==> inputs of 06-17 <==
==> flow/design.v <==
`timescale 1ns / 1ps
module TNS_dec_33(
    input wire clk,
    input wire rst_n,
    input wire [32:0] codein,
    output reg [30 - 1 : 0] dataout
    );
    wire [30 - 1 : 0] dataout_wire;
    assign dataout_wire = (codein[32]*847425747) + (codein[31]*564950498) + (codein[30]*282475249) + 
                    (codein[29]*121060821) + (codein[28]*80707214) + (codein[27]*40353607) + 
                    (codein[26]*17294403) + (codein[25]*11529602) + (codein[24]*5764801) + 
                    (codein[23]*2470629) + (codein[22]*1647086) + (codein[21]*823543) + 
                    (codein[20]*352947) + (codein[19]*235298) + (codein[18]*117649) + (codein[17]*50421) + (codein[16]*33614) + 
                    (codein[15]*16807) + (codein[14]*7203) + (codein[13]*4802) + (codein[12]*2401) + (codein[11]*1029) +
                    (codein[10]*686) + (codein[9]*343) + (codein[8]*147) + (codein[7]*98) + (codein[6]*49) +
                    (codein[5]*21) + (codein[4]*14) + (codein[3]*7) + (codein[2]*3) + (codein[1]*2) +
                    (codein[0]*1);
    always @(posedge clk or negedge rst_n) begin
        if (~rst_n) begin
            dataout <= 0;
        end
        else begin
            dataout <= dataout_wire;
        end
    end
endmodule
==> flow/run.sh <==
#!/bin/bash
# the make line also repeats each setting of config.mk as NAME=value (left out here)
make -C /OpenROAD-flow-scripts/flow DESIGN_CONFIG=/design/flow/config.mk WORK_HOME=/design/flow/orfs CLKGATE_MAP_FILE= finish
==> flow/config.mk <==
export PLATFORM = sky130hd
export DESIGN_NAME = TNS_dec_33
export DESIGN_NICKNAME = TNS_dec_33
export VERILOG_FILES = /design/flow/design.v
export SDC_FILE = /design/flow/constraint.sdc
export NUM_CORES = 4
export LEC_CHECK = 0
export ABC_AREA = 0
export CAP_MARGIN = 0
export CELL_PAD_IN_SITES_DETAIL_PLACEMENT = 1
export CORE_ASPECT_RATIO = 0.92
export CORE_MARGIN = 9
export CORE_UTILIZATION = 40
export GPL_TIMING_DRIVEN = 1
export HOLD_SLACK_MARGIN = 0.26
export MAX_ROUTING_LAYER = met4
export SETUP_SLACK_MARGIN = 1.54
export SLEW_MARGIN = 20
==> flow/constraint.sdc <==
create_clock -name core_clock -period 11.8 [get_ports {clk}]
set_input_delay 2.3600 -clock core_clock [delete_from_list [all_inputs] [get_ports {clk}]]
set_output_delay 2.3600 -clock core_clock [all_outputs]
set_load 0.01 [all_outputs]
==> 12-28: changes against 06-17 <==
==> flow/config.mk (replaced) <==
export PLATFORM = sky130hd
export DESIGN_NAME = TNS_dec_33
export DESIGN_NICKNAME = TNS_dec_33
export VERILOG_FILES = /design/flow/design.v
export SDC_FILE = /design/flow/constraint.sdc
export NUM_CORES = 4
export LEC_CHECK = 0
export ABC_AREA = 0
export CAP_MARGIN = 20
export CORE_MARGIN = 2
export CORE_UTILIZATION = 40
export CTS_CLUSTER_DIAMETER = 375
export CTS_CLUSTER_SIZE = 100
export SLEW_MARGIN = 20
export TNS_END_PERCENT = 10
==> flow/constraint.sdc (replaced) <==
create_clock -name core_clock -period 12.0 [get_ports {clk}]
set_input_delay 2.4000 -clock core_clock [delete_from_list [all_inputs] [get_ports {clk}]]
set_output_delay 2.4000 -clock core_clock [all_outputs]
set_load 0.01 [all_outputs]
==> 02-02: changes against 06-17 <==
==> flow/config.mk (replaced) <==
export PLATFORM = sky130hd
export DESIGN_NAME = TNS_dec_33
export DESIGN_NICKNAME = TNS_dec_33
export VERILOG_FILES = /design/flow/design.v
export SDC_FILE = /design/flow/constraint.sdc
export NUM_CORES = 4
export LEC_CHECK = 0
export CAP_MARGIN = 20
export CORE_MARGIN = 2
export CORE_UTILIZATION = 72
export CTS_CLUSTER_SIZE = 32
export SETUP_SLACK_MARGIN = 1.22
export SLEW_MARGIN = 20
==> flow/constraint.sdc (replaced) <==
create_clock -name core_clock -period 7.97 [get_ports {clk}]
set_input_delay 1.5940 -clock core_clock [delete_from_list [all_inputs] [get_ports {clk}]]
set_output_delay 1.5940 -clock core_clock [all_outputs]
set_load 0.01 [all_outputs]
==> 03-23: changes against 06-17 <==
--- a/flow/config.mk
+++ b/flow/config.mk
@@ -12,7 +12,7 @@
 export CORE_MARGIN = 9
 export CORE_UTILIZATION = 40
-export GPL_TIMING_DRIVEN = 1
+export GPL_TIMING_DRIVEN = 0
 export HOLD_SLACK_MARGIN = 0.26
-export MAX_ROUTING_LAYER = met4
+export MAX_ROUTING_LAYER = met5
 export SETUP_SLACK_MARGIN = 1.54
 export SLEW_MARGIN = 20
==> flow/constraint.sdc (replaced) <==
create_clock -name core_clock -period 8.32 [get_ports {clk}]
set_input_delay 1.6640 -clock core_clock [delete_from_list [all_inputs] [get_ports {clk}]]
set_output_delay 1.6640 -clock core_clock [all_outputs]
set_load 0.01 [all_outputs]
==> summary of the runs <==
06-17 went through all stages and came out clean. 02-02 reached the layout checks and failed them: negative setup slack. 12-28 completed without violations. 03-23 finished with timing, DRC and antenna clean. Worst setup slack: 12-28 > 06-17 > 03-23 > 02-02. The lowest via count belongs to 12-28, the highest to 02-02. The highest sequential share of layout area belongs to 06-17, the lowest to 02-02. Routed wire length, highest first: 02-02, 03-23, 06-17, 12-28. In sequential cell count, 12-28 and 03-23 do not differ. Cell count, lowest first: 02-02, 06-17, 12-28, 03-23. Clock-buffer cell count is the same in 06-17 and 12-28. First-iteration DRC count: 12-28 is lower than 02-02 (88%). Against 02-02, the non-clock buffer count of 06-17 is lower by 105.

* * *

==> inputs of run a <==
Starts from the design.v that is shown in full above.
make LEC_CHECK=0 CAP_MARGIN=20 CELL_PAD_IN_SITES_GLOBAL_PLACEMENT=1 CORE_MARGIN=2 CORE_UTILIZATION=59 SLEW_MARGIN=20 finish   # period 12.0 ns
run.sh (not shown) runs the stock make flow with config.mk's settings and CLKGATE_MAP_FILE=.
==> inputs of run b, as changes to run a <==
CELL_PAD_IN_SITES_GLOBAL_PLACEMENT = 2   (was 1)
CORE_ASPECT_RATIO = 0.78   (was not set)
CORE_UTILIZATION = 32   (was 59)
CTS_CLUSTER_SIZE = 18   (was not set)
SETUP_SLACK_MARGIN = -0.1   (was not set)
==> inputs of run c, as changes to run a <==
CAP_MARGIN = 15   (was 20)
CELL_PAD_IN_SITES_DETAIL_PLACEMENT = 2   (was not set)
CELL_PAD_IN_SITES_GLOBAL_PLACEMENT = 2   (was 1)
CORE_ASPECT_RATIO = 0.78   (was not set)
CORE_UTILIZATION = 25   (was 59)
CTS_CLUSTER_SIZE = 18   (was not set)
GPL_ROUTABILITY_DRIVEN = 0   (was not set)
GPL_TIMING_DRIVEN = 0   (was not set)
HOLD_SLACK_MARGIN = -0.06   (was not set)
MAX_ROUTING_LAYER = met4   (was not set)
MIN_ROUTING_LAYER = met2   (was not set)
PLACE_DENSITY_LB_ADDON = 0.12   (was not set)
SETUP_SLACK_MARGIN = -0.1   (was not set)
==> comparison table <==
metric                                                     run c       run a       run b
Slew at the pin closest to its max-slew limit             815 ps      587 ps      613 ps
Result of the run               no timing/DRC/antenna violations  no timing/DRC/antenna violations  no timing/DRC/antenna violations
Wire length on met2                                     14400 um    11400 um    10600 um
Pin count of the biggest net entering global routing          25          31          31
Post-Route Hold Slack                                    1960 ps     2520 ps     2510 ps
Ant. Diodes                                                    5           0           0
FP Rows                                                       63          46          55
Vias in the first global route                             10900        6982        6674
Post-route clock period utilization                        81.2%       77.6%       78.7%
Placeable Area                                        0.0378 mm2  0.0158 mm2  0.0291 mm2
Min cycle time layout                                    9740 ps     9310 ps     9450 ps
GRT Resource Usage Total                                   22.7%       27.3%       16.3%
Vias after detailed routing                                 8162        6179        5969
Initial DRC count                                            521         214         153
Met2 demand-to-capacity share in global routing            24.0%       50.2%       25.7%
Data required time at the worst endpoint                12190 ps    12180 ps    12190 ps
